==> flow/design.v (excerpt) <==
module cpu_design (reset, clock, write_read, M_address, M_data_in, M_data_out,overflow,status);
==> flow/config.mk <==
export PLATFORM = sky130hd
export DESIGN_NAME = cpu_design
export DESIGN_NICKNAME = cpu_design
export VERILOG_FILES = /design/flow/design.v
export SDC_FILE = /design/flow/constraint.sdc
export NUM_CORES = 4
export LEC_CHECK = 0
export ABC_AREA = 0
export CAP_MARGIN = 40
export CELL_PAD_IN_SITES_GLOBAL_PLACEMENT = 0
export CORE_MARGIN = 9
export CORE_UTILIZATION = 21
export CTS_CLUSTER_DIAMETER = 155
export CTS_CLUSTER_SIZE = 60
export GPL_ROUTABILITY_DRIVEN = 0
export GPL_TIMING_DRIVEN = 1
export HOLD_SLACK_MARGIN = 0.22
export MAX_ROUTING_LAYER = met5
export MIN_ROUTING_LAYER = met1
export PLACE_DENSITY_LB_ADDON = 0.17
export SETUP_SLACK_MARGIN = -0.08
export SLEW_MARGIN = 20
export TNS_END_PERCENT = 90
==> flow/constraint.sdc <==
create_clock -name core_clock -period 10.0 [get_ports {clock}]
set_input_delay 2.0000 -clock core_clock [delete_from_list [all_inputs] [get_ports {clock}]]
set_output_delay 2.0000 -clock core_clock [all_outputs]
set_load 0.01 [all_outputs]
run.sh (not shown) runs the stock make flow with config.mk's settings and CLKGATE_MAP_FILE=.
Edit:
Settings changed: ABC_AREA 0 to unset, CAP_MARGIN 40 to 20, CELL_PAD_IN_SITES_GLOBAL_PLACEMENT 0 to unset, CORE_MARGIN 9 to 2, CORE_UTILIZATION 21 to 65, CTS_CLUSTER_DIAMETER 155 to unset, CTS_CLUSTER_SIZE 60 to unset, GPL_ROUTABILITY_DRIVEN 0 to unset, GPL_TIMING_DRIVEN 1 to unset, HOLD_SLACK_MARGIN 0.22 to unset, MAX_ROUTING_LAYER met5 to unset, MIN_ROUTING_LAYER met1 to unset, PLACE_DENSITY_LB_ADDON 0.17 to unset, SETUP_SLACK_MARGIN -0.08 to unset, TNS_END_PERCENT 90 to unset.
Clock period 10.0 ns to 2.78 ns, I/O delays scaled along.
The changed run died in global routing (5_1_grt) (GRT-0116).
Area after synthesis does not change.
Synthesized cell count is unchanged.
Die size falls by 71%.

---

The RTL this note starts from:
==> flow/design.v <==
module cpu_design (reset, clock, write_read, M_address, M_data_in, M_data_out,overflow,status);
input reset,clock;
input[7:0] M_data_in;
output reg write_read,overflow;
output reg [7:0] M_data_out;
output reg[11:0] M_address;
reg[15:0] IR;
reg[7:0] MDR;
reg[11:0] MAR,PC;
reg [7:0]R0;
reg [7:0]R1;
reg [7:0]R2;
reg [7:0]R3;
reg [7:0]A;
reg [8:0]F;
output reg[2:0] status;
parameter idle=4'b0000, load=4'b0001, move=4'b0010, add=4'b0011, sub=4'b0100, AND=4'b0101;
parameter OR=4'b0110, XOR=4'b0111, shrp=4'b1000, shlp=4'b1001, swap=4'b1010, jmp=4'b1011;
parameter jz=4'b1100, read=4'b1101, write=4'b1110, stop=4'b1111; 
always@(*)  
begin
	if((reset==1)&&(status==3)&&(IR[15:12]==write)) 
		write_read=1'b1; 
	else
		write_read=1'b0; 
	M_address=MAR;
	M_data_out=MDR;
	overflow=F[8]^F[7];
 end
always @(negedge clock or negedge reset) 
begin
	if(reset==1'b0)
	begin
		MAR<=12'b000000000000;
		status<=3'b000; 
	end
	else  
		case (status)
			3'b000: begin
						status<=3'b001;
						MAR<=PC;
						case(IR[9:8])
							2'b00: A<=R0;
							2'b01: A<=R1;
							2'b10: A<=R2;
							2'b11: A<=R3;
						endcase
					end
			3'b001: begin
						if(IR[15:12]==stop)status<=1;
						else if (IR[15:12]==swap|| (IR[15:12]==jmp)|| IR[15:12]==jz || IR[15:12]==read || IR[15:12]==write) 
							status<=3'b010;
						else
							status<=3'b000;
					end
			3'b010:begin 
						if(IR[15:12]==swap)
							status <= 3'b000;
						else if ((IR[15:12]==jmp)||(IR[15:12]==read)||(IR[15:12]==write))
						begin
							MAR <= IR[11:0];
							status <= 3'b011;
						end
						else if((IR[15:12]==jz)&& (R0[7:0] == 8'b0000_0000)) 
						begin
							MAR <= IR[11:0];
							status <= 3'b011;
						end
						else
						begin
							MAR <= PC;
							status <= 3'b011;
						end
					end
			3'b011:begin
						if((IR[15:12]==write) || (IR[15:12]==read))
						begin
							MAR<=PC;
							status<=3'b100;
						end
						else
							status<=3'b000;
					 end
			3'b100:begin
						status<=3'b000;
					 end
			default:status<=3'b000;
		endcase
end
always@(posedge clock or negedge reset) 
begin
	if(reset==1'b0) 
	begin
		IR<=16'h0000;
		PC<=12'b000000000000;
		MDR<=8'b00000000;
		R0<=8'b00000000;
		R1<=8'b00000000;
		R2<=8'b00000000;
		F=9'b000000000;
		R3<=8'b00000000; 
	end
	else
	begin
		case (status)
			3'b000: begin
						IR[15:8]<=M_data_in;
						IR[7:0]<=8'b00000000; 
						PC<=PC+12'b000000000001; 
					end  
			3'b001: begin  
						case(IR[15:12]) 
							load: R0<={4'b0000,IR[11:8]}; 
							swap:begin
									case(IR[11:10])
										2'b00:begin
													case(IR[9:8])
														2'b00:R0<=R0;
														2'b01:R1<=R0;
														2'b10:R2<=R0;
														2'b11:R3<=R0;
													endcase
												end
										2'b01:begin
													case(IR[9:8])
														2'b00:R0<=R1;
														2'b01:R1<=R1;
														2'b10:R2<=R1;
														2'b11:R3<=R1;
													endcase
												end
										2'b10:begin
													case(IR[9:8])
														2'b00:R0<=R2;
														2'b01:R1<=R2;
														2'b10:R2<=R2;
														2'b11:R3<=R2;
													endcase
												end
										2'b11:begin
													case(IR[9:8])
														2'b00:R0<=R3;
														2'b01:R1<=R3;
														2'b10:R2<=R3;
														2'b11:R3<=R3;
													endcase
												end
									endcase
								  end
							shlp:begin 
									case(IR[11:10]) 
										2'b00:R0<=R0<<1;
										2'b01:R1<=R1<<1;
										2'b10:R2<=R2<<1;
										2'b11:R3<=R3<<1;
									endcase
								  end
							shrp:begin
									case(IR[11:10]) 
										2'b00:R0<=R0>>1;
										2'b01:R1<=R1>>1;
										2'b10:R2<=R2>>1;
										2'b11:R3<=R3>>1;
									endcase
								  end
							add:begin
									case(IR[11:10])
										2'b00:begin
													F=A+R0;
													R0<=F[7:0];
												end
										2'b01:begin
													F=A+R1;
													R1<=F[7:0];
												end
										2'b10:begin
													F=A+R2;
													R2<=F[7:0];
												end
										2'b11:begin
													F=A+R3;
													R3<=F[7:0];
												end
									endcase
								 end
							sub:begin
									case(IR[11:10])
										2'b00:begin
													F=R0-A;
													R0<=F[7:0];
												end
										2'b01:begin
													F=R1-A;
													R1<=F[7:0];
												end
										2'b10:begin
													F=R2-A;
													R2<=F[7:0];
												end
										2'b11:begin
													F=R3-A;
													R3<=F[7:0];
												end
									endcase
								 end
							move:begin
										case(IR[11:10])
											2'b00:R0<=A;
											2'b01:R1<=A;
											2'b10:R2<=A;
											2'b11:R3<=A;
										endcase
								  end
							AND:begin
									case(IR[11:10])
										2'b00:R0=R0 & A;
										2'b01:R1=R1 & A;
										2'b10:R2=R2 & A;
										2'b11:R3=R3 & A;
									endcase
								 end
							OR:begin
									case(IR[11:10])
										2'b00:R0=R0 | A;
										2'b01:R1=R1 | A;
										2'b10:R2=R2 | A;
										2'b11:R3=R3 | A;
									endcase
								end
							XOR:begin
									case(IR[11:10])
										2'b00:R0=R0 ^ A;
										2'b01:R1=R1 ^ A;
										2'b10:R2=R2 ^ A;
										2'b11:R3=R3 ^ A;
									endcase
								 end
							default:;
						endcase
					end 
			3'b010:begin
						case(IR[15:12])
							swap:begin
									case(IR[11:10])
										2'b00:R0<=A;
										2'b01:R1<=A;
										2'b10:R2<=A;
										2'b11:R3<=A;
									endcase
								  end
							read:begin
									IR[7:0]<=M_data_in;
									PC<=PC+12'b000000000001;
								  end
							write:begin
										IR[7:0]<=M_data_in;
										PC<=PC+12'b000000000001;
										MDR<=R0;
									end
							jmp:begin
									IR[7:0]<=M_data_in;
									PC<=PC+12'b000000000001;
								 end
							jz:begin
									IR[7:0]<=M_data_in;
									PC<=PC+12'b000000000001;
								end
						endcase
					 end
			3'b011:begin
						case(IR[15:12])
							jmp:begin
										PC<=IR[11:0];
									end
							jz:begin
									if(R0==8'b00000000)
										PC<=IR[11:0];
								end
							read:begin
									R0<=M_data_in;
								end
							default:;
						endcase
					 end
			3'b100:begin
					 end
			default:; 
		endcase
	end
end 
endmodule
==> flow/config.mk <==
export PLATFORM = sky130hd
export DESIGN_NAME = cpu_design
export DESIGN_NICKNAME = cpu_design
export VERILOG_FILES = /design/flow/design.v
export SDC_FILE = /design/flow/constraint.sdc
export NUM_CORES = 4
export LEC_CHECK = 0
export CAP_MARGIN = 20
export CORE_MARGIN = 2
export CORE_UTILIZATION = 40
export SLEW_MARGIN = 20
==> flow/constraint.sdc <==
create_clock -name core_clock -period 7.69 [get_ports {clock}]
set_input_delay 1.5380 -clock core_clock [delete_from_list [all_inputs] [get_ports {clock}]]
set_output_delay 1.5380 -clock core_clock [all_outputs]
set_load 0.01 [all_outputs]
The starting point produced a clean layout.
Edit:
CORE_UTILIZATION = 24   (was 40)
clock period = 9.75 ns   (was 7.69 ns; I/O delays follow)
Outcome:
- wire length shrinks by 1.8%
- global-route usage went down by 12 points
- flip-flop count does not change
- non-clock buffer count went down by 11
- synthesized cell count stays the same
- worst setup slack improves by 0.66 ns
- design area grows by 2.0%
- first-iteration DRC count rises by 32%
Edit:
ABC_AREA = 1   (was default)
CORE_UTILIZATION = 65   (was 24)
Effect: The changed run went through all stages and came out clean; first-iteration DRC count is higher by a quarter to a third; flip-flop count is unchanged; global-route usage increases by 29 points; worst setup slack degrades by 0.019 ns; register-to-register slack gains 0.25 ns; cell area shrinks by a few percent; utilization climbs by 44 points; cell count goes up by a few percent; die area drops by well over a third.
Edit:
ABC_AREA = default   (was 1)
CORE_UTILIZATION = 68   (was 65)
clock period = 7.69 ns   (was 9.75 ns; I/O delays follow)
=> The new run finished clean. Die size drops by 5.7%. Design area drops by 0.52%. Worst hold slack got worse by 0.030 ns. Via count drops by 9.2%. Routed wire length drops by 0.98%. Worst setup slack got worse by 0.55 ns. Utilization climbs by 3.3 points.
